===== flow/run.sh =====
#!/bin/bash
# the make line also repeats each setting of config.mk as NAME=value (left out here)
make -C /OpenROAD-flow-scripts/flow DESIGN_CONFIG=/design/flow/config.mk WORK_HOME=/design/flow/orfs CLKGATE_MAP_FILE= finish

===== flow/config.mk =====
export PLATFORM = sky130hd
export DESIGN_NAME = cordic_dds
export DESIGN_NICKNAME = cordic_dds
export VERILOG_FILES = /design/flow/design.v
export SDC_FILE = /design/flow/constraint.sdc
export NUM_CORES = 4
export LEC_CHECK = 0
export CAP_MARGIN = 30
export CORE_ASPECT_RATIO = 0.98
export CORE_MARGIN = 2
export CORE_UTILIZATION = 72
export CTS_CLUSTER_DIAMETER = 34
export CTS_CLUSTER_SIZE = 79
export GPL_ROUTABILITY_DRIVEN = 1
export GPL_TIMING_DRIVEN = 1
export PLACE_DENSITY_LB_ADDON = 0.01
export SETUP_SLACK_MARGIN = 2.02
export SLEW_MARGIN = 20
export TNS_END_PERCENT = 40

===== flow/constraint.sdc =====
create_clock -name core_clock -period 7.16 [get_ports {clk}]
set_input_delay 1.4320 -clock core_clock [delete_from_list [all_inputs] [get_ports {clk}]]
set_output_delay 1.4320 -clock core_clock [all_outputs]
set_load 0.01 [all_outputs]

===== flow/design.v =====
module cordic_dds # (
   parameter DW = 16,                
   parameter PIPE_DEPTH = 14,        
   parameter limP = 16'h4dba         
)
( 
   sin_o, cos_o, err_o,
   clk, phase_i
);
   input             clk;
   input [DW-1:0]    phase_i;        
   output [DW:0]     sin_o, cos_o;   
   output [DW:0]     err_o;          
   reg [DW:0] cos_r, sin_o_r;
   reg [DW:0] x[PIPE_DEPTH:0];
   reg [DW:0] y[PIPE_DEPTH:0];
   reg [DW:0] z[PIPE_DEPTH:0];
   reg [1:0] quadrant [PIPE_DEPTH:0];
   wire [DW:0] atan_rom[PIPE_DEPTH:0];
   assign atan_rom[0] = 8189;
   assign atan_rom[1] = 4834;
   assign atan_rom[2] = 2554;
   assign atan_rom[3] = 1296;
   assign atan_rom[4] = 650;
   assign atan_rom[5] = 325;
   assign atan_rom[6] = 162;
   assign atan_rom[7] = 81;
   assign atan_rom[8] = 40;
   assign atan_rom[9] = 20;
   assign atan_rom[10] = 10;
   assign atan_rom[11] = 5;
   assign atan_rom[12] = 2;
   assign atan_rom[13] = 1;
   assign atan_rom[14] = 0;
   always @ (posedge clk) begin  
      x[0] <= {1'b0, limP};
      y[0] <= 0;
      z[0] <= {3'b0, phase_i[DW-1-2:0]};  
   end
   always @ (posedge clk) begin  
      x[1] <= x[0] - y[0];
      y[1] <= x[0] + y[0];
      z[1] <= z[0] - atan_rom[0];  
   end
   generate
      genvar k;
      for(k=1; k<PIPE_DEPTH; k=k+1) begin
         always @ (posedge clk) begin
            if (z[k][DW]) begin  
               x[k+1] <= x[k] + {{k{y[k][DW]}},y[k][DW:k]};  
               y[k+1] <= y[k] - {{k{x[k][DW]}},x[k][DW:k]};  
               z[k+1] <= z[k] + atan_rom[k];
            end else begin
               x[k+1] <= x[k] - {{k{y[k][DW]}},y[k][DW:k]};
               y[k+1] <= y[k] + {{k{x[k][DW]}},x[k][DW:k]};
               z[k+1] <= z[k] - atan_rom[k];
            end
         end
      end
   endgenerate
   always @ (posedge clk) begin
      quadrant[0] <= phase_i[DW-1:DW-2];
   end
   generate
      genvar j;
      for(j=0; j<PIPE_DEPTH; j=j+1) begin
         always @ (posedge clk) begin
            quadrant[j+1] <= quadrant[j];
         end
      end
   endgenerate
   always @ (posedge clk)
      case(quadrant[PIPE_DEPTH])
         2'b00: begin
            cos_r <= x[PIPE_DEPTH];  
            sin_o_r <= y[PIPE_DEPTH];  
         end
         2'b01: begin
            cos_r <= ~(y[PIPE_DEPTH]) + 1'b1;  
            sin_o_r <= x[PIPE_DEPTH];  
         end
         2'b10: begin
            cos_r <= ~(x[PIPE_DEPTH]) + 1'b1;  
            sin_o_r <= ~(y[PIPE_DEPTH]) + 1'b1;  
         end
         2'b11: begin
            cos_r <= y[PIPE_DEPTH];  
            sin_o_r <= ~(x[PIPE_DEPTH]) + 1'b1;  
         end
      endcase
   assign cos_o = cos_r;
   assign sin_o = sin_o_r;
   assign err_o = z[PIPE_DEPTH];
endmodule

==> results of run 1 <==
==> per-layer routing <==
metal  vias to the layer above  track usage, %  part of all wire, %
met5                         -               0                    0
met4                         0            13.4                  4.0
met3                       301            4.90                  4.6
met2                       893            55.2                   49
met1                     16100            35.8                   42
li1                      17600               -                    -
==> per-stage QoR <==
stage	setup WS, ps
6_report	3000
5_1_grt	2520
4_1_cts	3070
3_5_place_dp	3110
3_3_place_gp	3260
2_1_floorplan	3660
==> final cells by class <==
cell class	count	area, sq um
inverter	291	1090
clock inverter	92	1030
tap	773	967
sequential	718	14400
antenna	1	2.50
multi-input combinational	3803	28000
fill	3810	10700
clock buffer	136	3200
timing repair buffer	77	743
==> results_dict.tcl, run 1 <==
# implementation run metrics
set metrics [dict create \
    status "timing/DRC/antenna clean" \
    htreeDepth 3 \
    flop_cell "dfxtp_1" \
    grt_use_total_pct 30.6 \
    netlist_area_sq_mm 0.0437 \
    path_cells "clkinv_1 -> nor2_1 -> a21oi_1 -> ha_1 -> nand2_1 -> nor2_1 -> a211oi_1 -> o21ai_0 -> a21o_1 -> a211o_1 -> a21oi_1 -> xnor2_1" \
    worstPathArrival_ps 4760 \
    async_flop_share_pct 0 \
    finalSetupViolations 0 \
    grt-ovfl-total 0 \
    dr.pass1.iters 8 \
    r2r-start "z[9][16]" \
    cts_made_buffers 120 \
    finalCritPeriodShare_pct 58.1 \
    wire_per_inst_microns 16.4 \
    insertion_delay_ps 680 \
    ant_nets 0 \
    cts_tree "built" \
    drv_cap 0 \
    dpl_cell_area_sq_mm 0.0452 \
    dp_hpwl_microns 71200 \
    rrSetupSlack_ps 3000 \
    clk_pin_slew_ps 60 \
    core_area_sq_mm 0.0601 \
    drc_errors 0 \
    stdcell_count 5891 \
    top_area_cell "dfxtp_1" \
    dp_cells 5661 \
    worst_pin_slew_ps 843 \
    vias 34900 \
    cts_setup_buffers 0 \
    finalSetupTns_ps 0 \
    postSynthSeqShare_pct 32.9 \
    grt_first_pass_wirelength_microns 159000 \
    antenna_found_initial 0 \
    final_hold_viol_count 0 \
    drt_iter0_drc 2173 \
    grt_max_degree 65 \
    synth-simple-area-share_pct 11.7 \
    design_area_sq_mm 0.0494 \
    ys_warn_count 5 \
    crit_path_end_kind "register" \
    compound_area_share_pct 19.3 \
    fin_util_pct 82.1 \
    gp_congestion 0.934 \
    yosysUniqueCellTypes 69 \
    yosys-top-cells-count "718 x dfxtp_1, 597 x ha_1, 495 x a21oi_1" \
    path_buffers 1 \
    hold_buffers 0 \
    synth.most_common_cell "dfxtp_1" \
    period_needed_ps 4160 \
    chipArea_sq_mm 0.0627 \
    ys_area_sq_mm 0.0437 \
    postSynthCellCount 4873 \
    syn-num-nets 5522 \
    fmax_mhz 241 \
    critical_path_class "reg2reg" \
    ys_sh_mux_pct 1.12 \
    max_stage_delay_ps 780 \
    cp_max_fo 22 \
    ys_cells 4873 \
    fin_worst_skew_ps 24.1 \
    synth.avg_cell_area_sq_um 8.96 \
    top_area_share_pct 32.9 \
    relSlewSlack_pct 42.3 \
    die_h_microns 248 \
    hold_class "reg2reg" \
    min_path_cells 0 \
    num_rows 89 \
    ys_top_cells_by_area "dfxtp_1 33%, ha_1 17%, xnor2_1 8.9%, a21oi_1 5.7%, xor2_1 4.4%" \
    reg2reg_to "y[10][16]" \
    critical_path.endpoint "y[10][16]" \
    synthTopLogicFamily "AND-OR/OR-AND gates" \
    crit_cells 12 \
    cts.sinks 718 \
    drt_wl_total_microns 96900 \
    warnings 33 \
    io-pin-count 68 \
    cts_buffer_depth 3 \
    min-delay-start "quadrant[1][0]" \
    rsz0062_at_grt "no" \
    slew_viol_final 0 \
    critical_path.startpoint "z[9][16]" \
    cp.required_ps 7760 \
    hold_ws_ps 320 \
    portBuffers 67 \
    nNetsFinal 5660 \
    ys_ff 718 \
    edf_count 0 \
    die_width_microns 253 \
    grt_pass1_vias 34000 \
    start_kind "register" \
    fp_util_pct 72.6 \
    yosys.area_share.xor_xnor_pct 13.2 \
    area_growth_pct 13.1 \
    cts-root-buf "clkbuf_16" \
    fa_ha_area_share_pct 18.7 \
    crit_path_top_delay_cell "clkinv_1" \
    critPathTopFamily "AND-OR/OR-AND gates" \
    viasPerCell 5.92 \
    min_to "quadrant[2][0]" \
    cts_resized 0 \
    ff2ff_path_depth 12 \
]
==> run 2, diff against run 1 <==
Settings changed: CAP_MARGIN 30 to 20, CORE_ASPECT_RATIO 0.98 to not set, CTS_CLUSTER_DIAMETER 34 to 232, CTS_CLUSTER_SIZE 79 to 12, PLACE_DENSITY_LB_ADDON 0.01 to 0.26, SETUP_SLACK_MARGIN 2.02 to 0.45, TNS_END_PERCENT 40 to 10.
Clock period 7.16 ns to 3.22 ns, I/O delays scaled along.
==> run 2 against run 1 <==
Compared with the run above: the layout now fails its checks (setup timing); fmax grew 18%; sequential share of layout area shrank 1.3 points; non-clock buffer count rose by 272; critical path type unchanged.
==> results_dict.tcl, run 2 <==
# implementation run metrics
set metrics [dict create \
    status "finished with violations" \
    violations "setup timing" \
    ys_warn_count 5 \
    slew_viol_final 0 \
    finalSetupViolations 8 \
    relSlewSlack_pct 41.5 \
    fin_worst_skew_ps 28.7 \
    postSynthSeqShare_pct 32.9 \
    drc_errors 0 \
    nNetsFinal 5881 \
    syn-num-nets 5522 \
    grt_max_degree 64 \
    reg2reg_to "y[5][16]" \
    period_needed_ps 3510 \
    cts.sinks 718 \
    finalSetupTns_ps -832 \
    drv_cap 0 \
    final_hold_viol_count 0 \
    netlist_area_sq_mm 0.0437 \
    crit_path_end_kind "register" \
    warnings 37 \
    min_to "quadrant[6][0]" \
    critical_path.endpoint "y[5][16]" \
    ys_cells 4873 \
    synth-simple-area-share_pct 11.7 \
    path_cells "inv_2 -> ha_4 -> nor3b_4 -> a21oi_1 -> xnor2_1 -> ha_1 -> a21o_1 -> a2111o_1 -> a31oi_1 -> o21ai_1 -> a21o_1 -> and4_4 -> o32a_1 -> xnor2_1" \
    min-delay-start "quadrant[5][0]" \
    rsz0062_at_grt "yes" \
    critPathTopFamily "AND-OR/OR-AND gates" \
    die_width_microns 250 \
    chipArea_sq_mm 0.0627 \
    drt_iter0_drc 3490 \
    async_flop_share_pct 0 \
    gp_congestion 0.937 \
    top_area_cell "dfxtp_1" \
    dp_hpwl_microns 75300 \
    insertion_delay_ps 630 \
    core_area_sq_mm 0.0601 \
    path_buffers 1 \
    yosys-top-cells-count "718 x dfxtp_1, 597 x ha_1, 495 x a21oi_1" \
    compound_area_share_pct 19.3 \
    fmax_mhz 285 \
    cp.required_ps 3750 \
    grt_first_pass_wirelength_microns 172000 \
    yosysUniqueCellTypes 69 \
    grt_pass1_vias 36500 \
    critical_path.startpoint "x[4][4]" \
    vias 39900 \
    io-pin-count 68 \
    grt_use_total_pct 32.6 \
    top_area_share_pct 32.9 \
    fp_util_pct 72.6 \
    yosys.area_share.xor_xnor_pct 13.2 \
    cts_made_buffers 69 \
    critical_path_class "reg2reg" \
    htreeDepth 3 \
    cts_buffer_depth 3 \
    worstPathArrival_ps 4050 \
    clk_pin_slew_ps 70 \
    area_growth_pct 19.8 \
    antenna_found_initial 1 \
    fa_ha_area_share_pct 18.7 \
    wire_per_inst_microns 21.2 \
    max_stage_delay_ps 420 \
    finalCritPeriodShare_pct 109 \
    start_kind "register" \
    viasPerCell 6.62 \
    synth.most_common_cell "dfxtp_1" \
    cp_max_fo 5 \
    drt_wl_total_microns 128000 \
    synthTopLogicFamily "AND-OR/OR-AND gates" \
    ys_area_sq_mm 0.0437 \
    postSynthCellCount 4873 \
    ys_ff 718 \
    ff2ff_path_depth 14 \
    dr.pass1.iters 8 \
    cts_tree "built" \
    worst_pin_slew_ps 878 \
    crit_path_top_delay_cell "a2111o_1" \
    grt-ovfl-total 0 \
    cts-root-buf "clkbuf_16" \
    ant_nets 0 \
    hold_class "reg2reg" \
    r2r-start "x[4][4]" \
    portBuffers 67 \
    flop_cell "dfxtp_1" \
    die_h_microns 250 \
    crit_cells 14 \
    num_rows 90 \
    design_area_sq_mm 0.0523 \
    edf_count 0 \
    min_path_cells 0 \
    dpl_cell_area_sq_mm 0.0465 \
    rrSetupSlack_ps -290 \
    fin_ws_ps -295 \
    synth.avg_cell_area_sq_um 8.96 \
    fin_util_pct 87.0 \
    ys_sh_mux_pct 1.12 \
    ys_top_cells_by_area "dfxtp_1 33%, ha_1 17%, xnor2_1 8.9%, a21oi_1 5.7%, xor2_1 4.4%" \
]
==> run 2: metal layers <==
metal	share of wire (%)	wire [microns]	GRT usage (%)	vias up
li1	-	-	-	18000
met1	36	45800	36.5	18700
met2	49	62600	60.5	2313
met3	7.4	9500	4.53	909
met4	7.7	9840	16.0	2
met5	0.010	13	0	-
==> run 2: stage by stage <==
step / worst slack [ps] / instances / hold slack [ps]
final: -295 / 6021 / 320
after global routing: -419 / 6020 / 319
after CTS: 26.5 / 5945 / 317
after detailed placement: -46.8 / 5818 / 312
after global placement: -35.1 / 5818 / 310
after floorplan: 89.0 / 4873 / 310
==> run 2: final cells by class <==
cell class	count	area, sq um
Sequential cell	718	14500
Multi-Input combinational cell	3803	31000
Timing Repair Buffer	349	2920
Antenna cell	1	2.50
Clock buffer	73	1770
Tap cell	782	978
Inverter	291	1120
Clock inverter	4	53.8
Fill cell	2762	7800
==> run 2: repair_timing <==
item | CTS | global route
pin swaps | 91 | 336
hold buffers | 0 | 0
endpoints found under the setup margin | 193 | 242
resized | 167 | 611
buffers inserted | 50 | 75
==> run 3, diff against run 2 <==
Settings changed: CORE_UTILIZATION 72 to 59, CTS_CLUSTER_DIAMETER 232 to not set, CTS_CLUSTER_SIZE 12 to not set, GPL_ROUTABILITY_DRIVEN 1 to not set, GPL_TIMING_DRIVEN 1 to not set, PLACE_DENSITY_LB_ADDON 0.26 to not set, SETUP_SLACK_MARGIN 0.45 to not set, TNS_END_PERCENT 10 to not set.
Clock period 3.22 ns to 2.64 ns, I/O delays scaled along.
==> run 3 against run 2 <==
Compared with the run above: the layout still fails its checks (setup timing); cell area increased by 18%; critical path depth unchanged; die area up 22%.
==> results_dict.tcl, run 3 <==
# implementation run metrics
set metrics [dict create \
    min_to "quadrant[2][0]" \
    num_rows 99 \
    cp.required_ps 3160 \
    worstPathArrival_ps 3750 \
    period_needed_ps 3230 \
    area_growth_pct 41.5 \
    wire_per_inst_microns 17.0 \
    io-pin-count 68 \
    n_antenna_cell 0 \
    status "finished with violations" \
    cp_max_fo 3 \
    warnings 38 \
    ys_cells 4873 \
    dr.pass1.iters 16 \
    path_buffers 1 \
    ys_warn_count 5 \
    vias 39300 \
    antenna_found_initial 0 \
    design_area_sq_mm 0.0618 \
    syn-num-nets 5522 \
    slew_viol_final 0 \
    critPathTopFamily "simple AND/OR/NAND/NOR gates" \
    fin_worst_skew_ps 26.4 \
    fa_ha_area_share_pct 18.7 \
    cts_made_buffers 79 \
    drt_wl_total_microns 120000 \
    critical_path_class "reg2reg" \
    ff2ff_path_depth 14 \
    postSynthCellCount 4873 \
    crit_path_top_delay_cell "or4_4" \
    critical_path.startpoint "y[9][13]" \
    ys_area_sq_mm 0.0437 \
    htreeDepth 3 \
    finalSetupViolations 101 \
    grt_use_total_pct 28.1 \
    ys_ff 718 \
    final_hold_viol_count 0 \
    grt_pass1_vias 38300 \
    synthTopLogicFamily "AND-OR/OR-AND gates" \
    n_fill_cell 4132 \
    hold_class "reg2reg" \
    grt_max_degree 45 \
    clk_pin_slew_ps 60 \
    ys_top_cells_by_area "dfxtp_1 33%, ha_1 17%, xnor2_1 8.9%, a21oi_1 5.7%, xor2_1 4.4%" \
    fmax_mhz 310 \
    relSlewSlack_pct 55.1 \
    yosys.area_share.xor_xnor_pct 13.2 \
    top_area_share_pct 32.9 \
    synth.most_common_cell "dfxtp_1" \
    cts-root-buf "clkbuf_16" \
    portBuffers 67 \
    flop_cell "dfxtp_1" \
    yosys-top-cells-count "718 x dfxtp_1, 597 x ha_1, 495 x a21oi_1" \
    core_area_sq_mm 0.0731 \
    postSynthSeqShare_pct 32.9 \
    chipArea_sq_mm 0.0762 \
    synth.avg_cell_area_sq_um 8.96 \
    fin_ws_ps -587 \
    cts_tree "built" \
    ys_sh_mux_pct 1.12 \
    drv_cap 0 \
    drc_errors 0 \
    critical_path.endpoint "x[10][16]" \
    finalCritPeriodShare_pct 122 \
    hold_buffers 0 \
    crit_cells 14 \
    netlist_area_sq_mm 0.0437 \
    compound_area_share_pct 19.3 \
    hold_ws_ps 306 \
    drt_iter0_drc 1766 \
    die_width_microns 276 \
    min-delay-start "quadrant[1][0]" \
    gp_congestion 0.903 \
    synth-simple-area-share_pct 11.7 \
    dpl_cell_area_sq_mm 0.0527 \
    rrSetupSlack_ps -590 \
    viasPerCell 5.59 \
    top_area_cell "dfxtp_1" \
    fp_util_pct 59.8 \
    reg2reg_to "x[10][16]" \
    rsz0062_at_grt "yes" \
    nNetsFinal 6665 \
    dp_hpwl_microns 82100 \
    cpMostUsedCell "or4_4" \
    edf_count 0 \
    r2r-start "y[9][13]" \
    grt-ovfl-total 0 \
    cts_buffer_depth 3 \
    cts.sinks 718 \
    async_flop_share_pct 0 \
    die_h_microns 276 \
    ant_nets 0 \
    path_cells "or4_4 -> nor2b_4 -> inv_2 -> ha_4 -> a21oi_2 -> ha_1 -> a21o_1 -> nor3_2 -> o21ai_1 -> nand2_1 -> o21ai_2 -> or4_4 -> a31oi_2 -> xnor2_1" \
    crit_path_end_kind "register" \
    min_path_cells 0 \
    worst_pin_slew_ps 668 \
    insertion_delay_ps 640 \
    grt_first_pass_wirelength_microns 181000 \
    violations "setup timing" \
    start_kind "register" \
    max_stage_delay_ps 570 \
    yosysUniqueCellTypes 69 \
]
==> run 3: layer usage <==
layer / global-route usage [%] / share of wire [%] / vias to the layer above
met5: 0 / 0 / -
met4: 9.74 / 3.8 / 0
met2: 52.7 / 52 / 794
met1: 33.2 / 42 / 18700
li1: - / - / 19500
met3: 3.01 / 3.2 / 306
==> run 3: per-stage QoR <==
| stage | setup TNS (ps) | setup WS [ps] | cells | utilization, % |
|---|---|---|---|---|
| floorplan | -4420 | -491 | 4873 | - |
| global placement | -20560 | -577 | 6703 | 72.2 |
| detailed placement | -26280 | -595 | 6703 | 72.2 |
| CTS | -11600 | -549 | 6958 | 79.9 |
| global route | -33590 | -811 | 7031 | 84.6 |
| finish | -17050 | -587 | 7031 | 84.6 |
==> run 3: final cells by class <==
type	instances	area [sq um]	area share (%)
repair buffers	1123	9090	14.7
well taps	959	1200	1.94
multi-input cells	3803	33300	53.9
flip-flops and latches	718	14500	23.5
clock buffers	107	2210	3.58
clock inverters	30	318	0.514
inverters	291	1160	1.88
==> run 3: repair_timing <==
action | 4_1_cts | 5_1_grt
gates cloned | 0 | 1
pin swaps | 391 | 516
endpoints found under the setup margin | 176 | 229
setup buffers | 128 | 119
resized | 527 | 636
==> run 4, diff against run 3 <==
Settings changed: ABC_AREA set to 1, CORE_UTILIZATION 59 to 71, CTS_CLUSTER_DIAMETER set to 232, CTS_CLUSTER_SIZE set to 23, GPL_ROUTABILITY_DRIVEN set to 1, GPL_TIMING_DRIVEN set to 1, PLACE_DENSITY_LB_ADDON set to 0.26, TNS_END_PERCENT set to 10.
Clock period 2.64 ns to 2.36 ns, I/O delays scaled along.
==> run 4 against run 3 <==
Compared with the run above: the layout still fails its checks (setup timing); core utilization about the same; critical endpoint is now x[11][16]; highest routed layer unchanged.
==> results_dict.tcl, run 4 <==
# implementation run metrics
set metrics [dict create \
    syn-num-nets 8141 \
    hold_ws_ps 301 \
    antenna_found_initial 0 \
    crit_cells 16 \
    min_to "quadrant[0][0]" \
    top_area_cell "dfxtp_1" \
    fmax_mhz 339 \
    die_width_microns 273 \
    worstPathArrival_ps 3440 \
    htreeDepth 2 \
    hold_buffers 0 \
    drc_errors 0 \
    status "finished with violations" \
    crit_path_top_delay_cell "dfxtp_1" \
    ys_sh_mux_pct 0 \
    violations "setup timing" \
    async_flop_share_pct 0 \
    hold_class "in2reg" \
    nNetsFinal 8604 \
    fa_ha_area_share_pct 15.9 \
    cts-root-buf "clkbuf_16" \
    grt_max_degree 33 \
    finalSetupTns_ps -10070 \
    postSynthCellCount 7492 \
    dr.pass1.iters 21 \
    ff2ff_path_depth 16 \
    warnings 35 \
    final_hold_viol_count 0 \
    yosys-top-cells-count "2133 x nand2_1, 908 x inv_1, 718 x dfxtp_1" \
    worst_pin_slew_ps 677 \
    period_needed_ps 2950 \
    viasPerCell 5.88 \
    chipArea_sq_mm 0.0743 \
    top_area_share_pct 28.0 \
    cp_max_fo 4 \
    cpMostUsedCell "nand2_1" \
    ys_top_cells_by_area "dfxtp_1 28%, nand2_1 16%, ha_1 15%, xor2_1 7.1%, inv_1 6.7%" \
    clk_pin_slew_ps 110 \
    fp_util_pct 71.7 \
    min-delay-start "phase_i[14]" \
    rrSetupSlack_ps -590 \
    finalCritPeriodShare_pct 125 \
    critical_path.startpoint "y[10][12]" \
    path_buffers 2 \
    netlist_area_sq_mm 0.0512 \
    slew_viol_final 0 \
    crit_path_end_kind "register" \
    ys_cells 7492 \
    dp_slack_ps -270 \
    core_area_sq_mm 0.0715 \
    num_rows 98 \
    drt_iter0_drc 4863 \
    finalSetupViolations 95 \
    fin_worst_skew_ps 25.1 \
    fin_util_pct 84.6 \
    synth.avg_cell_area_sq_um 6.84 \
    n_antenna_cell 0 \
    fin_ws_ps -589 \
    io-pin-count 68 \
    max_stage_delay_ps 500 \
    dp_hpwl_microns 108000 \
    ys_area_sq_mm 0.0512 \
    grt_pass1_vias 48500 \
    drt_wl_total_microns 150000 \
    drv_cap 0 \
    wire_per_inst_microns 16.9 \
    cts_made_buffers 37 \
    area_growth_pct 17.9 \
    min_path_cells 1 \
    vias 52400 \
    r2r-start "y[10][12]" \
    grt_use_total_pct 35.5 \
    critical_path_class "reg2reg" \
    cp.required_ps 2850 \
    path_cells "inv_2 -> nand3_4 -> nor2_4 -> buf_4 -> nand2_1 -> nand2_1 -> xor2_2 -> ha_4 -> a21oi_4 -> nor2_1 -> nor2_1 -> nand2_2 -> nand2_1 -> nand2_1 -> nand2_1 -> nand2_1" \
    flop_cell "dfxtp_1" \
    synthTopLogicFamily "simple AND/OR/NAND/NOR gates" \
    synth-simple-area-share_pct 29.6 \
    die_h_microns 273 \
    reg2reg_to "x[11][16]" \
    edf_count 0 \
    ys_warn_count 5 \
    grt_first_pass_wirelength_microns 223000 \
    start_kind "register" \
    ant_nets 0 \
    yosysUniqueCellTypes 49 \
    cts.sinks 718 \
    portBuffers 67 \
    cts_buffer_depth 3 \
    compound_area_share_pct 11.1 \
    synth.most_common_cell "nand2_1" \
    insertion_delay_ps 620 \
    rsz0062_at_grt "yes" \
    grt-ovfl-total 0 \
    yosys.area_share.xor_xnor_pct 8.10 \
    critPathTopFamily "simple AND/OR/NAND/NOR gates" \
    cts_tree "built" \
    relSlewSlack_pct 54.8 \
    critical_path.endpoint "x[11][16]" \
    gp_congestion 0.989 \
    ys_ff 718 \
    postSynthSeqShare_pct 28.0 \
]
[run 4: metrics by stage]
stage                     area (sq um)  cells
after floorplan                  51200   7492
after global placement           55600   8811
after detailed placement         55600   8811
after CTS                        57500   8865
after global routing             60400   8907
final                            60400   8907
[run 4: timing repair]
item | 4_1_cts | 5_1_grt
pin swaps | 64 | 252
setup buffers | 13 | 42
gates resized | 192 | 706
hold endpoints to repair | 0 | 0
setup endpoints to repair | 156 | 247
[run 4: layout make-up]
class                           instances  area (sq um)
Clock inverter                          2          28.8
Clock buffer                           39           976
Multi-Input combinational cell       5812         36500
Inverter                              916          3470
Tap cell                              950          1190
Fill cell                            4444         11000
Sequential cell                       718         14500
Timing Repair Buffer                  470          3840
[run 4: metal layers]
metal,share of wire [%],track usage [%],routed length (microns),vias to the layer above
li1,-,-,-,25200
met1,38,41.6,57400,23800
met2,49,66.2,73600,2548
met3,6.9,3.41,10400,803
met4,5.9,14.4,8880,0
met5,0,0,0,-
==> run 5, diff against run 4 <==
Settings changed: CAP_MARGIN 20 to 15, CORE_UTILIZATION 71 to 72, CTS_CLUSTER_DIAMETER 232 to 209, CTS_CLUSTER_SIZE 23 to 34, GPL_ROUTABILITY_DRIVEN 1 to not set, GPL_TIMING_DRIVEN 1 to not set, PLACE_DENSITY_LB_ADDON 0.26 to not set, TNS_END_PERCENT 10 to not set.
Clock period 2.36 ns to 2.27 ns, I/O delays scaled along.
==> run 5 against run 4 <==
Compared with the run above: the run now fails in 5_1_grt; area after synthesis is the same; synthesized cell count is the same; die area shrank 1.4%.
==> results_dict.tcl, run 5 <==
# metrics dict for downstream scripts
set metrics [dict create \
    status "stopped before the end" \
    stop_stage "5_1_grt" \
    tool.error "[ERROR GRT-0232] Routing congestion too high. Check the congestion heatmap in the GUI." \
    cts_made_buffers 25 \
    ys_sh_mux_pct 0 \
    dp_cells 8953 \
    ys_warn_count 5 \
    yosys.area_share.xor_xnor_pct 8.10 \
    dpl_cell_area_sq_mm 0.0567 \
    io-pin-count 68 \
    grt_use_total_pct 80.9 \
    fp_util_pct 72.9 \
    top_area_cell "dfxtp_1" \
    core_area_sq_mm 0.0703 \
    postSynthSeqShare_pct 28.0 \
    flop_cell "dfxtp_1" \
    cts_buffer_depth 3 \
    num_rows 97 \
    cts.sinks 718 \
    edf_count 0 \
    hold_buffers 0 \
    ys_area_sq_mm 0.0512 \
    compound_area_share_pct 11.1 \
    grt-ovfl-total 656 \
    portBuffers 67 \
    dp_slack_ps -259 \
    async_flop_share_pct 0 \
    synthTopLogicFamily "simple AND/OR/NAND/NOR gates" \
    ys_top_cells_by_area "dfxtp_1 28%, nand2_1 16%, ha_1 15%, xor2_1 7.1%, inv_1 6.7%" \
    dp_hpwl_microns 110000 \
    synth.avg_cell_area_sq_um 6.84 \
    die_width_microns 271 \
    die_h_microns 271 \
    yosys-top-cells-count "2133 x nand2_1, 908 x inv_1, 718 x dfxtp_1" \
    fa_ha_area_share_pct 15.9 \
    htreeDepth 1 \
    yosysUniqueCellTypes 49 \
    cts-root-buf "clkbuf_16" \
    gp_congestion 0.985 \
    ys_ff 718 \
    ys_cells 7492 \
    synth-simple-area-share_pct 29.6 \
    chipArea_sq_mm 0.0733 \
    netlist_area_sq_mm 0.0512 \
    top_area_share_pct 28.0 \
    syn-num-nets 8141 \
    postSynthCellCount 7492 \
    synth.most_common_cell "nand2_1" \
]
run 5: timing repair:
action | 4_1_cts
pin swaps | 239
resized | 598
endpoints found under the setup margin | 197
setup buffers | 53
run 5: metrics by stage:
step | setup TNS, ps
after CTS | -853
after floorplan | 0
after global placement | -6740
after detailed placement | -17510
run 5: metal layers:
| layer | GRT overflow | track usage (%) |
|---|---|---|
| met5 | 10 | 30.7 |
| met4 | 290 | 88.1 |
| met3 | 26 | 66.2 |
| met2 | 313 | 97.8 |
| met1 | 17 | 77.5 |
==> run 6, diff against run 5 <==
Settings changed: CAP_MARGIN 15 to 0, CELL_PAD_IN_SITES_DETAIL_PLACEMENT set to 0, CELL_PAD_IN_SITES_GLOBAL_PLACEMENT set to 2, CORE_MARGIN 2 to 9, CORE_UTILIZATION 72 to 20, CTS_CLUSTER_DIAMETER 209 to 232, CTS_CLUSTER_SIZE 34 to 23, GPL_ROUTABILITY_DRIVEN set to 1, GPL_TIMING_DRIVEN set to 0, MIN_ROUTING_LAYER set to met1, PLACE_DENSITY_LB_ADDON set to 0.27, SETUP_SLACK_MARGIN set to 0.04, SLEW_MARGIN 20 to 40, TNS_END_PERCENT set to 10.
Clock period 2.27 ns to 7.0 ns, I/O delays scaled along.
==> run 6 against run 5 <==
Compared with the run above: die area rose to 3.7 times the previous value; now clean on timing, DRC and antenna; area after synthesis did not move; synthesized cell count did not move.
==> results_dict.tcl, run 6 <==
# implementation run metrics
set metrics [dict create \
    max_stage_delay_ps 720 \
    postSynthCellCount 7492 \
    finalSetupTns_ps 0 \
    die_width_microns 524 \
    drc_errors 0 \
    num_rows 185 \
    crit_cells 13 \
    finalSetupViolations 0 \
    min_to "quadrant[9][1]" \
    critical_path_class "reg2reg" \
    dp_slack_ps 3540 \
    synthTopLogicFamily "simple AND/OR/NAND/NOR gates" \
    chipArea_sq_mm 0.275 \
    viasPerCell 4.16 \
    synth-simple-area-share_pct 29.6 \
    yosys-top-cells-count "2133 x nand2_1, 908 x inv_1, 718 x dfxtp_1" \
    fa_ha_area_share_pct 15.9 \
    start_kind "register" \
    ys_ff 718 \
    ys_cells 7492 \
    drv_cap 0 \
    worst_pin_slew_ps 771 \
    compound_area_share_pct 11.1 \
    nNetsFinal 8247 \
    drt_iter0_drc 2116 \
    status "timing/DRC/antenna clean" \
    final_hold_viol_count 0 \
    ant_nets 0 \
    dp_cells 10900 \
    grt-ovfl-total 0 \
    warnings 34 \
    critPathTopFamily "flip-flops" \
    syn-num-nets 8141 \
    clk_pin_slew_ps 100 \
    period_needed_ps 3300 \
    crit_path_top_delay_cell "dfxtp_1" \
    grt_pass1_vias 46200 \
    n_fill_cell 28900 \
    drt_wl_total_microns 159000 \
    hold_class "reg2reg" \
    portBuffers 67 \
    min_path_cells 0 \
    wire_per_inst_microns 14.5 \
    antenna_found_initial 5 \
    grt_first_pass_wirelength_microns 255000 \
    yosys.area_share.xor_xnor_pct 8.10 \
    cts_resized 0 \
    worstPathArrival_ps 3860 \
    ys_warn_count 5 \
    ys_area_sq_mm 0.0512 \
    cpMostUsedCell "nand2_1" \
    rsz0062_at_grt "no" \
    reg2reg_to "x[7][16]" \
    vias 45600 \
    cts.sinks 718 \
    min-delay-start "quadrant[8][1]" \
    dp_hpwl_microns 136000 \
    fmax_mhz 303 \
    netlist_area_sq_mm 0.0512 \
    slew_viol_final 0 \
    rrSetupSlack_ps 3700 \
    r2r-start "z[6][16]" \
    postSynthSeqShare_pct 28.0 \
    synth.avg_cell_area_sq_um 6.84 \
    async_flop_share_pct 0 \
    fin_ws_ps 3700 \
    io-pin-count 68 \
    cts_setup_buffers 0 \
    grt_use_total_pct 11.4 \
    stdcell_count 11000 \
    insertion_delay_ps 670 \
    flop_cell "dfxtp_1" \
    cts_buffer_depth 3 \
    yosysUniqueCellTypes 49 \
    hold_buffers 0 \
    core_area_sq_mm 0.254 \
    fp_util_pct 20.1 \
    design_area_sq_mm 0.0571 \
    htreeDepth 2 \
    critical_path.endpoint "x[7][16]" \
    relSlewSlack_pct 48.0 \
    synth.most_common_cell "nand2_1" \
    path_cells "inv_1 -> buf_2 -> o21ai_0 -> fa_1 -> nand2_1 -> nand2_1 -> nand3_1 -> nand2_1 -> nand2_1 -> nand2_1 -> inv_1 -> nand2_1 -> nand2_1" \
    edf_count 0 \
    grt_max_degree 26 \
    cts_made_buffers 37 \
    gp_congestion 0.817 \
    path_buffers 3 \
    cp_max_fo 22 \
    ys_sh_mux_pct 0 \
    top_area_share_pct 28.0 \
    top_area_cell "dfxtp_1" \
    fin_worst_skew_ps 33.7 \
    cts_tree "built" \
    ys_top_cells_by_area "dfxtp_1 28%, nand2_1 16%, ha_1 15%, xor2_1 7.1%, inv_1 6.7%" \
    die_h_microns 524 \
    finalCritPeriodShare_pct 47.2 \
    dpl_cell_area_sq_mm 0.0561 \
    crit_path_end_kind "register" \
    cts-root-buf "clkbuf_16" \
    dr.pass1.iters 5 \
    critical_path.startpoint "z[6][16]" \
    cp.required_ps 7560 \
    area_growth_pct 11.4 \
    ff2ff_path_depth 13 \
]
run 6: layer usage:
| layer | vias up | routed length (microns) | GRT usage, % |
|---|---|---|---|
| li1 | 24500 | - | - |
| met5 | - | 0 | 0 |
| met4 | 0 | 3320 | 2.62 |
| met1 | 20600 | 75900 | 14.7 |
| met3 | 127 | 3940 | 1.14 |
| met2 | 438 | 76100 | 20.3 |
run 6: layout make-up:
class	count	area [sq um]	share of cell area, %
Tap cell	3366	4210	7.37
Inverter	916	3440	6.03
Antenna cell	5	12.5	0.0219
Clock buffer	39	933	1.63
Multi-Input combinational cell	5812	33200	58.1
Sequential cell	718	14400	25.2
Buffer	46	249	0.436
Clock inverter	3	33.8	0.0591
Timing Repair Buffer	67	671	1.17
run 6: through the flow:
stage / util, % / hold WS (ps)
final: 22.5 / 328
after global routing: 22.5 / 339
after CTS: 22.4 / 334
after detailed placement: 22.1 / 312
after global placement: 22.1 / 314
after floorplan: - / 310
==> run 7, diff against run 6 <==
Settings changed: ABC_AREA 1 to not set, CAP_MARGIN 0 to 20, CELL_PAD_IN_SITES_DETAIL_PLACEMENT 0 to not set, CELL_PAD_IN_SITES_GLOBAL_PLACEMENT 2 to not set, CORE_MARGIN 9 to 2, CORE_UTILIZATION 20 to 61, CTS_CLUSTER_DIAMETER 232 to not set, CTS_CLUSTER_SIZE 23 to not set, GPL_ROUTABILITY_DRIVEN 1 to not set, GPL_TIMING_DRIVEN 0 to not set, MAX_ROUTING_LAYER set to met4, MIN_ROUTING_LAYER met1 to not set, PLACE_DENSITY_LB_ADDON 0.27 to not set, SETUP_SLACK_MARGIN 0.04 to 0.67, SLEW_MARGIN 40 to 20, TNS_END_PERCENT 10 to not set.
Clock period 7.0 ns to 2.54 ns, I/O delays scaled along.
==> run 7 against run 6 <==
Compared with the run above: now fails the layout checks on setup timing; global-route usage rose by 21 points; area after synthesis shrank 15%; first-iteration DRC count is 41% higher; register-to-register slack worse by 4500 ps; core utilization grew 69 points; worst setup slack worse by 4500 ps; critical path depth did not move; via count fell by 4.0%; largest cell class unchanged.
==> results_dict.tcl, run 7 <==
# implementation run metrics
set metrics [dict create \
    syn-num-nets 5522 \
    path_cells "or4_4 -> nor3_2 -> inv_1 -> ha_1 -> a21oi_1 -> ha_1 -> buf_4 -> nand4_1 -> o31ai_2 -> or4_4 -> a31o_4 -> a21oi_2 -> xnor2_1" \
    ys_cells 4873 \
    violations "setup timing" \
    grt_pass1_vias 40400 \
    rsz0062_at_grt "yes" \
    fa_ha_area_share_pct 18.7 \
    slew_viol_final 0 \
    synthTopLogicFamily "AND-OR/OR-AND gates" \
    drt_iter0_drc 2977 \
    ff2ff_path_depth 13 \
    ys_ff 718 \
    viasPerCell 6.05 \
    fin_worst_skew_ps 26.8 \
    critical_path.startpoint "y[9][15]" \
    cp.required_ps 3100 \
    crit_path_end_kind "register" \
    synth.most_common_cell "dfxtp_1" \
    fin_util_pct 91.0 \
    wire_per_inst_microns 20.9 \
    num_rows 98 \
    yosys.area_share.xor_xnor_pct 13.2 \
    drv_cap 0 \
    postSynthCellCount 4873 \
    grt-ovfl-total 0 \
    period_needed_ps 3340 \
    antenna_found_initial 1 \
    grt_first_pass_wirelength_microns 191000 \
    top_area_share_pct 32.9 \
    flop_cell "dfxtp_1" \
    async_flop_share_pct 0 \
    dp_hpwl_microns 84300 \
    drt_wl_total_microns 151000 \
    fp_util_pct 61.3 \
    worstPathArrival_ps 3900 \
    warnings 38 \
    compound_area_share_pct 19.3 \
    critPathTopFamily "simple AND/OR/NAND/NOR gates" \
    cts-root-buf "clkbuf_16" \
    final_hold_viol_count 0 \
    yosysUniqueCellTypes 69 \
    dp_slack_ps -710 \
    vias 43800 \
    drc_errors 0 \
    die_h_microns 272 \
    yosys-top-cells-count "718 x dfxtp_1, 597 x ha_1, 495 x a21oi_1" \
    ys_sh_mux_pct 1.12 \
    crit_cells 13 \
    finalCritPeriodShare_pct 132 \
    area_growth_pct 48.5 \
    critical_path.endpoint "x[10][13]" \
    synth.avg_cell_area_sq_um 8.96 \
    cp_max_fo 4 \
    grt_max_degree 49 \
    max_stage_delay_ps 560 \
    start_kind "register" \
    finalSetupViolations 215 \
    status "finished with violations" \
    cts_buffer_depth 3 \
    clk_pin_slew_ps 60 \
    rrSetupSlack_ps -800 \
    ys_top_cells_by_area "dfxtp_1 33%, ha_1 17%, xnor2_1 8.9%, a21oi_1 5.7%, xor2_1 4.4%" \
    insertion_delay_ps 650 \
    cts_tree "built" \
    top_area_cell "dfxtp_1" \
    critical_path_class "reg2reg" \
    ys_area_sq_mm 0.0437 \
    htreeDepth 3 \
    relSlewSlack_pct 60.9 \
    cts_made_buffers 79 \
    fin_ws_ps -805 \
    ant_nets 0 \
    edf_count 0 \
    cts.sinks 718 \
    reg2reg_to "x[10][13]" \
    dr.pass1.iters 8 \
    core_area_sq_mm 0.0712 \
    min_path_cells 1 \
    crit_path_top_delay_cell "or4_4" \
    portBuffers 67 \
    chipArea_sq_mm 0.0738 \
    worst_pin_slew_ps 580 \
    hold_class "in2reg" \
    synth-simple-area-share_pct 11.7 \
    path_buffers 2 \
    min_to "z[0][1]" \
    r2r-start "y[9][15]" \
    fmax_mhz 299 \
    netlist_area_sq_mm 0.0437 \
    ys_warn_count 5 \
    io-pin-count 68 \
    nNetsFinal 6876 \
    grt_use_total_pct 32.1 \
    gp_congestion 0.926 \
    postSynthSeqShare_pct 32.9 \
    min-delay-start "phase_i[1]" \
    die_width_microns 272 \
]
==> run 7: routing by layer <==
layer  vias up  share of wire, %  track usage (%)
met4         0               7.3             12.7
met5         -                 0                -
li1      20000                 -                -
met3       850               5.0             3.67
met2      1929                51             58.7
met1     21000                37             35.3
==> run 7: area by class of cell <==
type                       instances  area [sq um]
antenna                            1          2.50
clock buffer                     120          2390
clock inverter                    25           323
fill                            2868          6380
inverter                         291          1220
multi-input combinational       3803         34200
sequential                       718         14600
tap                              950          1190
timing repair buffer            1334         11000
==> run 7: timing repair <==
action,4_1_cts,5_1_grt
hold buffers,0,0
resized,434,603
pin swaps,344,485
hold endpoints to repair,0,0
endpoints found under the setup margin,501,522
setup buffers,188,151
gates cloned,0,2
==> run 7: per-stage QoR <==
step	cell area, sq um	std cells	hold WS, ps	setup TNS, ps
floorplan	46400	4873	310	-9140
global placement	54700	6755	310	-23560
detailed placement	54700	6755	312	-28990
CTS	60900	7088	286	-23880
global route	64900	7241	289	-71660
finish	64900	7242	306	-51970
==> run 8, diff against run 7 <==
Settings changed: SETUP_SLACK_MARGIN 0.67 to 0.77.
Clock period 2.54 ns to 2.99 ns, I/O delays scaled along.
==> run 8 against run 7 <==
Compared with the run above: the layout still fails its checks (setup timing); count of clock-buffer cells in the layout is 20 lower; worst setup slack better by 590 ps; sequential cell count stayed put; cell area is 13% lower; first-iteration DRC count is 37% lower.
==> results_dict.tcl, run 8 <==
# implementation run metrics
set metrics [dict create \
    start_kind "register" \
    relSlewSlack_pct 57.2 \
    fin_util_pct 79.1 \
    top_area_cell "dfxtp_1" \
    synth-simple-area-share_pct 11.7 \
    fp_util_pct 61.3 \
    hold_ws_ps 322 \
    postSynthCellCount 4873 \
    io-pin-count 68 \
    worstPathArrival_ps 3760 \
    critical_path.startpoint "y[9][15]" \
    die_h_microns 272 \
    synth.avg_cell_area_sq_um 8.96 \
    flop_cell "dfxtp_1" \
    top_layer "met4" \
    finalSetupViolations 6 \
    ys_cells 4873 \
    yosys.area_share.xor_xnor_pct 13.2 \
    rrSetupSlack_ps -220 \
    r2r-start "y[9][15]" \
    logic_area_sq_mm 0.0321 \
    cts_tree "built" \
    critical_path.endpoint "x[10][13]" \
    path_cells "or4_4 -> nor2b_4 -> inv_1 -> ha_1 -> a21oi_2 -> ha_1 -> a21o_1 -> nand2_1 -> o31a_1 -> o31ai_2 -> or4_1 -> a31o_2 -> a21oi_2 -> xnor2_1" \
    portBuffers 67 \
    compound_area_share_pct 19.3 \
    hold_class "reg2reg" \
    ant_nets 0 \
    insertion_delay_ps 640 \
    critPathTopFamily "simple AND/OR/NAND/NOR gates" \
    crit_path_end_kind "register" \
    warnings 38 \
    drt-met1-wl_microns 44900 \
    grt_first_pass_wirelength_microns 171000 \
    syn-num-nets 5522 \
    ys_area_sq_mm 0.0437 \
    reg2reg_to "x[10][13]" \
    drc_errors 0 \
    clk_pin_slew_ps 60 \
    crit_cells 14 \
    status "finished with violations" \
    worst_pin_slew_ps 637 \
    area_growth_pct 29.0 \
    cts.sinks 718 \
    period_needed_ps 3210 \
    cts_buffer_depth 3 \
    dp_hpwl_microns 75900 \
    cts-root-buf "clkbuf_16" \
    n_antenna_cell 0 \
    stdcell_count 6461 \
    cts_made_buffers 78 \
    ff2ff_path_depth 14 \
    nNetsFinal 6097 \
    register_area_sq_mm 0.0146 \
    cp_max_fo 3 \
    htreeDepth 3 \
    wire_per_inst_microns 16.6 \
    antenna_found_initial 0 \
    gp_congestion 0.914 \
    min_path_cells 0 \
    finalCritPeriodShare_pct 107 \
    synth.most_common_cell "dfxtp_1" \
    dr.pass1.iters 5 \
    num_rows 98 \
    critical_path_class "reg2reg" \
    dp_cells 6057 \
    max_stage_delay_ps 570 \
    grt-ovfl-total 0 \
    final_hold_viol_count 0 \
    route.met3.wl_microns 3700 \
    netlist_area_sq_mm 0.0437 \
    ys_top_cells_by_area "dfxtp_1 33%, ha_1 17%, xnor2_1 8.9%, a21oi_1 5.7%, xor2_1 4.4%" \
    ys_sh_mux_pct 1.12 \
    grt_pass1_vias 35900 \
    path_buffers 1 \
    drt_iter0_drc 1867 \
    yosys-top-cells-count "718 x dfxtp_1, 597 x ha_1, 495 x a21oi_1" \
    vias 36600 \
    slew_viol_final 0 \
    min_to "z[9][2]" \
    hold_buffers 0 \
    grt_max_degree 64 \
    rsz0062_at_grt "yes" \
    viasPerCell 5.67 \
    top_area_share_pct 32.9 \
    core_area_sq_mm 0.0712 \
    fin_worst_skew_ps 27.9 \
    n_fill_cell 4738 \
    postSynthSeqShare_pct 32.9 \
    drt_wl_total_microns 107000 \
    cp.required_ps 3540 \
    ys_warn_count 5 \
    async_flop_share_pct 0 \
    synthTopLogicFamily "AND-OR/OR-AND gates" \
    fin_ws_ps -218 \
    chipArea_sq_mm 0.0738 \
    drv_cap 0 \
    yosysUniqueCellTypes 69 \
    die_width_microns 272 \
    crit_path_top_delay_cell "or4_4" \
    grt_use_total_pct 28.6 \
    fa_ha_area_share_pct 18.7 \
    fmax_mhz 312 \
    violations "setup timing" \
    edf_count 0 \
    ys_ff 718 \
    min-delay-start "z[8][2]" \
    wl_met2_microns 54400 \
]
==> run 8: final cells by class <==
cell class	instances	share of cell area, %
timing repair buffer	556	8.29
tap	950	2.11
clock buffer	100	3.81
sequential	718	25.9
inverter	291	2.14
clock inverter	43	0.879
multi-input combinational	3803	56.9
==> run 8: metrics by stage <==
stage / area [sq um] / TNS (ps) / worst slack, ps
finish: 56400 / -583 / -218
global route: 56400 / -2890 / -364
CTS: 54000 / -427 / -219
detailed placement: 48600 / -682 / -234
global placement: 48600 / -618 / -211
floorplan: 45500 / -274 / -141
==> run 8: repair_timing <==
| item | CTS | global route |
|---|---|---|
| resized | 372 | 358 |
| setup endpoints to repair | 356 | 384 |
| pin swaps | 317 | 316 |
| setup buffers | 163 | 98 |
==> run 8: routing by layer <==
| layer | up-vias | global-route usage [%] |
|---|---|---|
| met5 | - | - |
| met4 | 0 | 10.6 |
| met3 | 281 | 3.40 |
| met2 | 740 | 51.2 |
| met1 | 17200 | 32.6 |
| li1 | 18500 | - |
==> run 9, diff against run 8 <==
Settings changed: CORE_UTILIZATION 61 to 66, MAX_ROUTING_LAYER met4 to not set, SETUP_SLACK_MARGIN 0.77 to 0.0.
Clock period 2.99 ns to 2.38 ns, I/O delays scaled along.
==> run 9 against run 8 <==
Compared with the run above: the flow now stops in 5_1_grt; synthesized cell count is the same; area after synthesis is the same; die area shrank 7.5%.
==> results_dict.tcl, run 9 <==
# metrics dict for downstream scripts
set metrics [dict create \
    synthTopLogicFamily "AND-OR/OR-AND gates" \
    yosysUniqueCellTypes 69 \
    grt-ovfl-total 18 \
    htreeDepth 3 \
    portBuffers 67 \
    cts-root-buf "clkbuf_16" \
    dp_hpwl_microns 88900 \
    yosys-top-cells-count "718 x dfxtp_1, 597 x ha_1, 495 x a21oi_1" \
    postSynthSeqShare_pct 32.9 \
    synth.avg_cell_area_sq_um 8.96 \
    dpl_cell_area_sq_mm 0.0558 \
    synth.most_common_cell "dfxtp_1" \
    top_area_share_pct 32.9 \
    cts_made_buffers 77 \
    postSynthCellCount 4873 \
    cts.sinks 718 \
    cts_buffer_depth 3 \
    netlist_area_sq_mm 0.0437 \
    die_width_microns 261 \
    ys_top_cells_by_area "dfxtp_1 33%, ha_1 17%, xnor2_1 8.9%, a21oi_1 5.7%, xor2_1 4.4%" \
    num_rows 94 \
    stop_stage "5_1_grt" \
    syn-num-nets 5522 \
    core_area_sq_mm 0.0656 \
    io-pin-count 68 \
    fp_util_pct 66.6 \
    synth-simple-area-share_pct 11.7 \
    chipArea_sq_mm 0.0683 \
    edf_count 0 \
    top_area_cell "dfxtp_1" \
    tool.error "[ERROR GRT-0116] Global routing finished with congestion. Check the congestion regions in the DRC Viewer." \
    async_flop_share_pct 0 \
    compound_area_share_pct 19.3 \
    gp_congestion 0.895 \
    status "stopped before the end" \
    ys_warn_count 5 \
    ys_cells 4873 \
    ys_sh_mux_pct 1.12 \
    grt_use_total_pct 65.9 \
    flop_cell "dfxtp_1" \
    ys_ff 718 \
    die_h_microns 261 \
    ys_area_sq_mm 0.0437 \
    yosys.area_share.xor_xnor_pct 13.2 \
    fa_ha_area_share_pct 18.7 \
    hold_buffers 0 \
]
==> run 9: stage by stage <==
stage / instances / hold WS (ps) / setup WS (ps)
3_5_place_dp: 6913 / 312 / -855
3_3_place_gp: 6913 / 310 / -815
2_1_floorplan: 4873 / 310 / -751
4_1_cts: 7293 / 253 / -857
==> run 9: layer usage <==
layer | GRT overflow | global-route usage, %
met1 | 0 | 61.7
met2 | 4 | 91.9
met3 | 0 | 42.6
met4 | 14 | 72.3
met5 | 0 | 7.85
==> run 9: timing repair <==
item | in CTS
pin swaps | 585
buffers inserted | 274
gates cloned | 1
endpoints found under the hold margin | 0
gates resized | 754
setup endpoints to repair | 283
==> run 10, diff against run 9 <==
Settings changed: CELL_PAD_IN_SITES_DETAIL_PLACEMENT set to 2, CORE_UTILIZATION 66 to 26, CTS_CLUSTER_DIAMETER set to 232, CTS_CLUSTER_SIZE set to 23, GPL_ROUTABILITY_DRIVEN set to 0, GPL_TIMING_DRIVEN set to 0, HOLD_SLACK_MARGIN set to 0.08, MIN_ROUTING_LAYER set to met2, PLACE_DENSITY_LB_ADDON set to 0.26, SETUP_SLACK_MARGIN 0.0 to 0.04, TNS_END_PERCENT set to 10.
Clock period 2.38 ns to 7.0 ns, I/O delays scaled along.
==> run 10 against run 9 <==
Compared with the run above: the run now finishes clean; die area rose to 2.5 times the previous value; area after synthesis did not move; synthesized cell count did not move.
==> results_dict.tcl, run 10 <==
# implementation run metrics
set metrics [dict create \
    postSynthCellCount 4873 \
    dr.pass1.iters 6 \
    critical_path_class "reg2reg" \
    synthTopLogicFamily "AND-OR/OR-AND gates" \
    r2r-start "z[6][16]" \
    finalCritPeriodShare_pct 70.7 \
    drc_errors 0 \
    top_area_cell "dfxtp_1" \
    netlist_area_sq_mm 0.0437 \
    synth.avg_cell_area_sq_um 8.96 \
    slew_viol_final 0 \
    io-pin-count 68 \
    wire_per_inst_microns 17.5 \
    cts_resized 0 \
    worst_pin_slew_ps 1120 \
    ant_nets 0 \
    crit_cells 12 \
    dp_slack_ps 2180 \
    start_kind "register" \
    finalSetupViolations 0 \
    htreeDepth 2 \
    top_area_share_pct 32.9 \
    crit_path_end_kind "register" \
    die_h_microns 414 \
    async_flop_share_pct 0 \
    relSlewSlack_pct 25.4 \
    fmax_mhz 202 \
    clk_pin_slew_ps 100 \
    portBuffers 67 \
    compound_area_share_pct 19.3 \
    yosys-top-cells-count "718 x dfxtp_1, 597 x ha_1, 495 x a21oi_1" \
    fin_worst_skew_ps 41.0 \
    edf_count 0 \
    nNetsFinal 5629 \
    grt_use_met1_pct 0 \
    min_path_cells 0 \
    grt_first_pass_wirelength_microns 202000 \
    worstPathArrival_ps 5500 \
    cpMostUsedCell "o21ai_0" \
    met3_usage_pct 25.4 \
    cts_buffer_depth 3 \
    cts_made_buffers 37 \
    gr-usage-met2_pct 29.7 \
    fa_ha_area_share_pct 18.7 \
    cts.sinks 718 \
    grt_pass1_vias 56500 \
    grt_busiest_layer "met2" \
    grt_use_total_pct 21.7 \
    ys_sh_mux_pct 1.12 \
    drt_iter0_drc 6229 \
    ys_top_cells_by_area "dfxtp_1 33%, ha_1 17%, xnor2_1 8.9%, a21oi_1 5.7%, xor2_1 4.4%" \
    yosys.area_share.xor_xnor_pct 13.2 \
    status "timing/DRC/antenna clean" \
    crit_path_top_delay_cell "dfxtp_1" \
    ys_area_sq_mm 0.0437 \
    ys_cells 4873 \
    drt_wl_total_microns 126000 \
    period_needed_ps 4950 \
    vias 49200 \
    yosysUniqueCellTypes 69 \
    synth-simple-area-share_pct 11.7 \
    core_area_sq_mm 0.167 \
    path_buffers 2 \
    hold_buffers 0 \
    cts_setup_buffers 0 \
    area_growth_pct 10.1 \
    rrSetupSlack_ps 2050 \
    grt-ovfl-total 0 \
    finalSetupTns_ps 0 \
    critPathTopFamily "AND-OR/OR-AND gates" \
    antenna_found_initial 0 \
    syn-num-nets 5522 \
    insertion_delay_ps 680 \
    fp_util_pct 26.2 \
    reg2reg_to "y[7][16]" \
    die_width_microns 414 \
    ys_ff 718 \
    critical_path.startpoint "z[6][16]" \
    grt_max_degree 25 \
    n_fill_cell 19000 \
    viasPerCell 6.84 \
    min_to "z[5][0]" \
    fin_ws_ps 2050 \
    ys_warn_count 5 \
    postSynthSeqShare_pct 32.9 \
    flop_cell "dfxtp_1" \
    drv_cap 0 \
    final_hold_viol_count 0 \
    synth.most_common_cell "dfxtp_1" \
    dp_hpwl_microns 98400 \
    cp.required_ps 7550 \
    path_cells "clkbuf_1 -> clkbuf_1 -> mux2i_1 -> fa_1 -> a21oi_1 -> o21ai_0 -> o41ai_1 -> o21ai_0 -> or4_1 -> o211ai_1 -> o21ai_0 -> xnor2_1" \
    max_stage_delay_ps 670 \
    warnings 33 \
    rsz0062_at_grt "no" \
    min-delay-start "z[4][0]" \
    chipArea_sq_mm 0.171 \
    critical_path.endpoint "y[7][16]" \
    cts_tree "built" \
    num_rows 150 \
    hold_class "reg2reg" \
    cp_max_fo 10 \
    cts-root-buf "clkbuf_16" \
    ff2ff_path_depth 12 \
]
-- run 10: through the flow --
| step | utilization, % | std cells | hold WS [ps] | cell area, sq um |
|---|---|---|---|---|
| finish | 28.8 | 7187 | 331 | 48100 |
| global route | 28.8 | 7186 | 341 | 48100 |
| CTS | 28.8 | 7186 | 335 | 48100 |
| detailed placement | 28.2 | 7145 | 313 | 47100 |
| global placement | 28.2 | 7144 | 312 | 47100 |
| floorplan | - | 4873 | 310 | 43700 |
-- run 10: area by class of cell --
class / instances / area [sq um] / area share (%)
multi-input cells: 3803 / 28000 / 58.2
plain buffers: 61 / 231 / 0.481
clock inverters: 4 / 57.6 / 0.120
clock buffers: 37 / 926 / 1.92
inverters: 291 / 1090 / 2.27
flip-flops and latches: 718 / 14400 / 29.9
repair buffers: 68 / 676 / 1.40
well taps: 2204 / 2760 / 5.73
diodes: 1 / 2.50 / 0.00520
-- run 10: metal layers --
layer / up-vias / share of wire (%)
met5: - / 0.11
met3: 901 / 36
met2: 13700 / 58
li1: 17200 / -
met4: 6 / 6.0
met1: 17300 / 0
==> run 11, diff against run 10 <==
Settings changed: CELL_PAD_IN_SITES_DETAIL_PLACEMENT 2 to not set, CORE_UTILIZATION 26 to 61, CTS_CLUSTER_DIAMETER 232 to not set, CTS_CLUSTER_SIZE 23 to not set, GPL_ROUTABILITY_DRIVEN 0 to not set, GPL_TIMING_DRIVEN 0 to not set, HOLD_SLACK_MARGIN 0.08 to not set, MAX_ROUTING_LAYER set to met4, MIN_ROUTING_LAYER met2 to not set, PLACE_DENSITY_LB_ADDON 0.26 to not set, SETUP_SLACK_MARGIN 0.04 to -0.12, TNS_END_PERCENT 10 to not set.
Clock period 7.0 ns to 2.26 ns, I/O delays scaled along.
==> run 11 against run 10 <==
Compared with the run above: the flow now stops in 5_1_grt; die area decreased by 57%; synthesized cell count unchanged; area after synthesis unchanged.
==> results_dict.tcl, run 11 <==
# metrics dict for downstream scripts
set metrics [dict create \
    status "stopped before the end" \
    stop_stage "5_1_grt" \
    async_flop_share_pct 0 \
    synth.most_common_cell "dfxtp_1" \
    yosysUniqueCellTypes 69 \
    ys_area_sq_mm 0.0437 \
    postSynthCellCount 4873 \
    synth.avg_cell_area_sq_um 8.96 \
    ys_cells 4873 \
    yosys.area_share.xor_xnor_pct 13.2 \
    flop_cell "dfxtp_1" \
    netlist_area_sq_mm 0.0437 \
    fp_util_pct 61.3 \
    yosys-top-cells-count "718 x dfxtp_1, 597 x ha_1, 495 x a21oi_1" \
    chipArea_sq_mm 0.0738 \
    fa_ha_area_share_pct 18.7 \
    htreeDepth 3 \
    core_area_sq_mm 0.0712 \
    synth-simple-area-share_pct 11.7 \
    num_rows 98 \
    dpl_cell_area_sq_mm 0.0569 \
    ys_ff 718 \
    cts.sinks 718 \
    cts-root-buf "clkbuf_16" \
    gp_congestion 0.931 \
    ys_sh_mux_pct 1.12 \
    cts_made_buffers 78 \
    compound_area_share_pct 19.3 \
    syn-num-nets 5522 \
    cts_buffer_depth 3 \
    top_area_cell "dfxtp_1" \
    synthTopLogicFamily "AND-OR/OR-AND gates" \
    ys_warn_count 5 \
    ys_top_cells_by_area "dfxtp_1 33%, ha_1 17%, xnor2_1 8.9%, a21oi_1 5.7%, xor2_1 4.4%" \
    die_width_microns 272 \
    dp_slack_ps -933 \
    edf_count 0 \
    postSynthSeqShare_pct 32.9 \
    dp_hpwl_microns 87700 \
    io-pin-count 68 \
    top_area_share_pct 32.9 \
    die_h_microns 272 \
    portBuffers 67 \
]
## run 11: what timing repair did
item	in CTS
hold buffers	0
setup buffers	155
gates resized	517
pin swaps	360
endpoints found under the setup margin	275
## run 11: through the flow
step	util, %	setup TNS (ps)	std cells	hold slack [ps]
detailed placement	79.8	-103160	7126	312
global placement	79.8	-91040	7126	310
floorplan	-	-41830	4873	310
CTS	88.2	-85350	7406	248
